Design udp_ipv4_tx, start of the top module:
module udp_ipv4_tx (
    input  wire             ap_clk,
    input  wire             ap_rst_n,
    input  wire  [31:0]     my_ip_addr,
    input  wire   [7:0]     ip_protocol,
    input  wire             s_axis_tx_meta_tvalid,
    output wire             s_axis_tx_meta_tready,
    input  wire [255:0]     s_axis_tx_meta_tdata,
    input  wire             s_axis_tx_data_tvalid,
    output wire             s_axis_tx_data_tready,
    input  wire  [63:0]     s_axis_tx_data_tdata,
    input  wire   [7:0]     s_axis_tx_data_tkeep,
    input  wire             s_axis_tx_data_tlast,
    output wire             m_axis_tx_data_tvalid,
    input  wire             m_axis_tx_data_tready,
    output wire   [63:0]    m_axis_tx_data_tdata,
    output wire    [7:0]    m_axis_tx_data_tkeep,
    output wire             m_axis_tx_data_tlast,
    output wire   [31:0]    datagrams_transmitted
);
wire            tx_udp2ip_data_tvalid;
wire            tx_udp2ip_data_tready;
wire [63:0]     tx_udp2ip_data_tdata;
wire  [7:0]     tx_udp2ip_data_tkeep;
wire            tx_udp2ip_data_tlast;
wire            tx_udp2ip_meta_tvalid;
wire [63:0]     tx_udp2ip_meta_tdata;
wire            tx_udp2ip_meta_tready;
udp_tx udp_tx_i (
    .ap_clk                       (ap_clk),
    .ap_rst_n                     (ap_rst_n),
    .s_axis_tx_data_tvalid        (s_axis_tx_data_tvalid),
    .s_axis_tx_data_tready        (s_axis_tx_data_tready),
    .s_axis_tx_data_tdata         (s_axis_tx_data_tdata),
    .s_axis_tx_data_tkeep         (s_axis_tx_data_tkeep),
    .s_axis_tx_data_tstrb         (8'h00),
    .s_axis_tx_data_tlast         (s_axis_tx_data_tlast),
    .s_axis_tx_meta_tvalid        (s_axis_tx_meta_tvalid),
    .s_axis_tx_meta_tready        (s_axis_tx_meta_tready),
    .s_axis_tx_meta_tdata         (s_axis_tx_meta_tdata),
    .s_axis_tx_meta_tkeep         (32'h00000000),
    .s_axis_tx_meta_tstrb         (32'h00000000),
  ...
clock: 5.0 ns
lec_check: 0
cap_margin: 20
cell_pad_in_sites_detail_placement: 2
core_margin: 2
core_utilization: 40
cts_cluster_diameter: 350
place_density: 0.6
slew_margin: 20
run.sh (not shown) runs the stock make flow with config.mk's settings and CLKGATE_MAP_FILE=.
The starting point finished but fails on negative setup slack.
Next try:
Settings changed: CELL_PAD_IN_SITES_DETAIL_PLACEMENT 2 to 1, CORE_ASPECT_RATIO set to 0.57, CORE_MARGIN 2 to 7, CORE_UTILIZATION 40 to 47, GPL_TIMING_DRIVEN set to 0, PLACE_DENSITY 0.6 to not set, PLACE_DENSITY_LB_ADDON set to 0.25.
Outcome: This time the run ran to the end with no violations; flip-flop count is unchanged; total power drops by 10%; die size decreases by 6.9%; critical path depth does not change; worst hold slack is worse by 4.0 ps; sequential power drops by about 1%; non-clock buffer count grows by 197; fmax went up by 5.7%; wire length shrinks by 15%.
Next try:
Settings changed: CELL_PAD_IN_SITES_DETAIL_PLACEMENT 1 to not set, CORE_ASPECT_RATIO 0.57 to not set, CORE_MARGIN 7 to 2, CORE_UTILIZATION 47 to 27, CTS_CLUSTER_DIAMETER 350 to not set, GPL_TIMING_DRIVEN 0 to not set, PLACE_DENSITY set to 0.6, PLACE_DENSITY_LB_ADDON 0.25 to not set.
Clock period 5.0 ns to 4.33 ns, I/O delays scaled along.
Result: Critical path depth increases by 2. Clock skew hardly moves. Cell area increases by 2.6%.
Next try:
Settings changed: CORE_UTILIZATION 27 to 65, CTS_CLUSTER_SIZE set to 52, PLACE_DENSITY 0.6 to not set.
Clock period 4.33 ns to 3.25 ns, I/O delays scaled along.
=>
- With this change the flow finished with negative setup slack left
- first-iteration DRC count rises by 57%
- sequential power climbs by 33%
- maximum frequency increases by 14%
- worst hold slack barely changes
- utilization rises by 49 points
- routed wire length is lower by 8.0%
- synthesized cell count stays the same
- sequential share of layout area is about the same
- count of clock-buffer cells in the layout went down by 6
- final area hardly moves
- worst setup slack is worse by 580 ps
Next try:
Settings changed: CORE_UTILIZATION 65 to 40, CTS_CLUSTER_SIZE 52 to not set, PLACE_DENSITY set to 0.6.
Clock period 3.25 ns to 5.0 ns, I/O delays scaled along.
Now the flow passed the timing, design-rule and antenna checks. Routed wire length came out higher by a few percent. Power is lower by a quarter to a third. Worst setup slack is better by 990 ps. Critical path depth came out lower by 2. Clock-buffer cell count increases by 13. Register-to-register slack gets better by 990 ps. Area after synthesis is unchanged.

## run A
udp_ipv4_tx again, from the RTL that the note above started with.
make LEC_CHECK=0 CAP_MARGIN=20 CORE_MARGIN=2 CORE_UTILIZATION=72 CTS_CLUSTER_DIAMETER=210 PLACE_DENSITY=0.35 SETUP_SLACK_MARGIN=0.34 SLEW_MARGIN=20 finish   # period 1.17 ns
Run A did not run to completion, as it errored out during clock tree synthesis.
Setup changes, run A to run B
# run A
export LEC_CHECK = 0
export CAP_MARGIN = 20
export CORE_MARGIN = 2
export CORE_UTILIZATION = 72
export CTS_CLUSTER_DIAMETER = 210
export PLACE_DENSITY = 0.35
export SETUP_SLACK_MARGIN = 0.34
export SLEW_MARGIN = 20
create_clock -name core_clock -period 1.17 [get_ports {ap_clk}]
# run B
export LEC_CHECK = 0
export CAP_MARGIN = 20
export CORE_MARGIN = 2
export CORE_UTILIZATION = 72
export CTS_CLUSTER_SIZE = 15
export PLACE_DENSITY = 0.79
export SETUP_SLACK_MARGIN = -0.23
export SLEW_MARGIN = 20
create_clock -name core_clock -period 3.16 [get_ports {ap_clk}]
- The flow completed for run B, but it is not clean: the layout still shows max-capacitance violations, max-slew violations, negative setup slack.
- Diff run A -> run B: number of cells after detailed placement decreased by 269 relative to the old numbers, number of flops mapped to enable cells by yosys held.
- Area after detailed placement down 2800 sq um in run B wrt run A
- Run B against run A: worst setup slack before clock tree synthesis rose by 1.87 ns, die area stayed essentially flat.
For run C, these inputs were changed with respect to run B:
# run B
export LEC_CHECK = 0
export CAP_MARGIN = 20
export CORE_MARGIN = 2
export CORE_UTILIZATION = 72
export CTS_CLUSTER_SIZE = 15
export PLACE_DENSITY = 0.79
export SETUP_SLACK_MARGIN = -0.23
export SLEW_MARGIN = 20
create_clock -name core_clock -period 3.16 [get_ports {ap_clk}]
# run C
export LEC_CHECK = 0
export CAP_MARGIN = 20
export CORE_MARGIN = 2
export CORE_UTILIZATION = 40
export PLACE_DENSITY = 0.6
export SLEW_MARGIN = 20
create_clock -name core_clock -period 4.33 [get_ports {ap_clk}]
Notes after the runs:
Run C was carried through to the last stage, and its layout satisfied the timing, design-rule and antenna checks.
Compared with run B, run C shows a post-synthesis to final-layout area growth that is 1.3 points lower.
Run C vs run B: final number of setup-violating endpoints down
Between run B and run C, the worst setup slack is lower for run B.
Run C ends up with a number of clock buffers in the layout that is 26 higher than in run B.
Run C vs run B — total design power dropped by more than a quarter
Input-level comparison between run D and run C:
# run C
export LEC_CHECK = 0
export CAP_MARGIN = 20
export CORE_MARGIN = 2
export CORE_UTILIZATION = 40
export PLACE_DENSITY = 0.6
export SLEW_MARGIN = 20
create_clock -name core_clock -period 4.33 [get_ports {ap_clk}]
# run D
export LEC_CHECK = 0
export CAP_MARGIN = 20
export CORE_MARGIN = 2
export CORE_UTILIZATION = 68
export CTS_CLUSTER_SIZE = 17
export SETUP_SLACK_MARGIN = 0.7
export SLEW_MARGIN = 20
create_clock -name core_clock -period 2.42 [get_ports {ap_clk}]
==> comparison <==
Of run D and run C, only run C finishes the flow clean.
Stage in which a tool error killed run D: global routing.
Taking run C as the reference, in run D worst slack at placement decreased by 1.22 ns relative to the old numbers, total die area decreased by about 40% relative to the old numbers, die boundary width decreased by 59 um relative to the old numbers, number of library cell types mapped by synthesis closely matched the old numbers, hold-fix buffer count after cts closely matched the old numbers.
### run D -> run E
# run D
export LEC_CHECK = 0
export CAP_MARGIN = 20
export CORE_MARGIN = 2
export CORE_UTILIZATION = 68
export CTS_CLUSTER_SIZE = 17
export SETUP_SLACK_MARGIN = 0.7
export SLEW_MARGIN = 20
create_clock -name core_clock -period 2.42 [get_ports {ap_clk}]
# run E
export LEC_CHECK = 0
export CAP_MARGIN = 20
export CORE_MARGIN = 2
export CORE_UTILIZATION = 72
export CTS_CLUSTER_SIZE = 50
export PLACE_DENSITY = 0.6
export SETUP_SLACK_MARGIN = -0.23
export SLEW_MARGIN = 20
create_clock -name core_clock -period 3.34 [get_ports {ap_clk}]
==> comparison <==
Run E finished every stage; the final checks, however, were not passed, the failures being negative setup slack. From run D to run E the numbers moved as follows: placed standard-cell area lower; level count of the clock H-tree roughly the same; post-synthesis chip area from yosys roughly the same. Count of buffers added by post-CTS timing repair for setup: run E < run D. As far as synthesized cell count goes, run E and run D are indistinguishable; the numbers are identical. Re horizontal die dimension: run D was higher than run E. Compared to run D, run E was floorplanned on a smaller die. Run E ends up with a post-cts resize count that is 185 lower than in run D. Compared with run D, run E shows a worst slack at placement that is 0.66 ns higher.
No activity file was given, so power comes from the tool's default toggle rates.
